==> trial 7 <==
// blockRunner
module blockRunner(
    input wire CLK,              
    input wire RST_BTN,          
    output wire VGA_HS_O,        
    output wire VGA_VS_O,        
    output reg [3:0] VGA_R,      
    output reg [3:0] VGA_G,      
    output reg [3:0] VGA_B,      
    output wire a, ba, c, d, e, f, g,
    output wire a1, ba1, c1, d1, e1, f1, g1,
    output wire a2, ba2, c2, d2, e2, f2, g2,
    output wire a3, ba3, c3, d3, e3, f3, g3,
    input SW0,
    input KEY0,
    input KEY1,
    input KEY2,
    input KEY3
    );
export LEC_CHECK = 0
export ABC_AREA = 1
export CAP_MARGIN = 40
export CORE_MARGIN = 2
export CORE_UTILIZATION = 72
export CTS_CLUSTER_SIZE = 16
export PLACE_DENSITY_LB_ADDON = 0.29
export SETUP_SLACK_MARGIN = -0.27
export SLEW_MARGIN = 20
create_clock -name core_clock -period 4.64 [get_ports {CLK}]
run.sh (not shown) runs the stock make flow with config.mk's settings and CLKGATE_MAP_FILE=.
==> inputs of trial 61, as changes to trial 7 <==
ABC_AREA = default   (was 1)
CAP_MARGIN = 20   (was 40)
CORE_UTILIZATION = 70   (was 72)
CTS_CLUSTER_SIZE = default   (was 16)
PLACE_DENSITY_LB_ADDON = default   (was 0.29)
==> results <==
metric                                                                                              trial 61                   trial 7
Post-synth top area share                                                                             27.59%                    27.02%
Outcome                                                                             finished with violations            did not finish
Stage where the flow stopped                                                                               -  global routing (5_1_grt)
Reasons for failing layout checks                                                       negative setup slack                         -
Ys cells                                                                                               2,824                     3,375
Synthesized instance count                                                                             2,824                     3,375
Synthesized area per cell                                                                          8.979 um2                 7.672 um2
Total standard cell area after synthesis                                                         0.02536 mm2               0.02589 mm2
Final weighted congestion of routability-driven global placement                                      0.9826                     1.041
Post-Synth AOI/OAI Area                                                                               15.83%                    11.49%
Post-synthesis adder-cell area fraction                                                               16.79%                    15.82%
Sequential-to-total area share from yosys stat                                                        35.55%                    34.82%
Total cell area reported by yosys after synthesis                                                0.02536 mm2               0.02589 mm2
Post-synth mux share                                                                                 0.9277%                        0%
Top-count cell post-synth                                                              sky130_fd_sc_hd__ha_1  sky130_fd_sc_hd__nand2_1
Number of gates resized after CTS                                                                        154                       104
Initial core utilization                                                                              71.12%                    72.97%
Cell total after placement                                                                             3,607                     4,045
Number of distinct library cell variants in the gate-level netlist after synthesis                        92                        63


==> inputs of run a <==
Starting RTL as in the previous note.
Settings: LEC_CHECK=0, CAP_MARGIN=5, CELL_PAD_IN_SITES_DETAIL_PLACEMENT=2, CELL_PAD_IN_SITES_GLOBAL_PLACEMENT=0, CORE_MARGIN=8, CORE_UTILIZATION=68, CTS_CLUSTER_DIAMETER=291, MAX_ROUTING_LAYER=met4, MIN_ROUTING_LAYER=met2, PLACE_DENSITY_LB_ADDON=0.05, SLEW_MARGIN=20, TNS_END_PERCENT=60; clock period 14.9 ns.
==> inputs of run b, as changes to run a <==
- CAP_MARGIN: 5 -> 20
- CELL_PAD_IN_SITES_DETAIL_PLACEMENT: 2 -> unset
- CELL_PAD_IN_SITES_GLOBAL_PLACEMENT: 0 -> unset
- CORE_MARGIN: 8 -> 2
- CORE_UTILIZATION: 68 -> 40
- CTS_CLUSTER_DIAMETER: 291 -> unset
- MAX_ROUTING_LAYER: met4 -> unset
- MIN_ROUTING_LAYER: met2 -> unset
- PLACE_DENSITY_LB_ADDON: 0.05 -> unset
- TNS_END_PERCENT: 60 -> unset
==> flow/constraint.sdc (replaced) <==
create_clock -name core_clock -period 8.31 [get_ports {CLK}]
set_input_delay 1.6620 -clock core_clock [delete_from_list [all_inputs] [get_ports {CLK}]]
set_output_delay 1.6620 -clock core_clock [all_outputs]
set_load 0.01 [all_outputs]
==> comparison table <==
|  | run a | run b |
|---|---|---|
| Status | aborted with a tool error | finished clean |
| Stage where the flow stopped | detailed placement | - |
| PortBufs | 48 | 48 |
| RePlAce Congestion | 1.12 | 0.915 |
| Starting Density | 0.691 | 0.403 |
| Number of different library cells in the post-synthesis netlist | 92 | 92 |
| Share of synthesized registers carrying an async set or reset | 0.0211 | 0.0211 |
| And-or/or-and share of the synthesized area | 0.158 | 0.158 |
| # Cells Yosys | 2824 | 2824 |
| Core Footprint | 36700 µm² | 62900 µm² |
| Share of synthesized cell area in and, or, nand and nor gates | 0.189 | 0.189 |
| Die boundary height | 209 µm | 256 µm |
| Max-area cell share | 0.276 | 0.276 |
| Synth Seq Share | 0.356 | 0.356 |
| Cell Rows | 70 | 92 |
| Die outline width | 209 µm | 256 µm |
| Top FF cell, synth | sky130_fd_sc_hd__edfxtp_1 | sky130_fd_sc_hd__edfxtp_1 |
| Chip Area | 43700 µm² | 65400 µm² |
| Area of the mapped netlist | 25400 µm² | 25400 µm² |
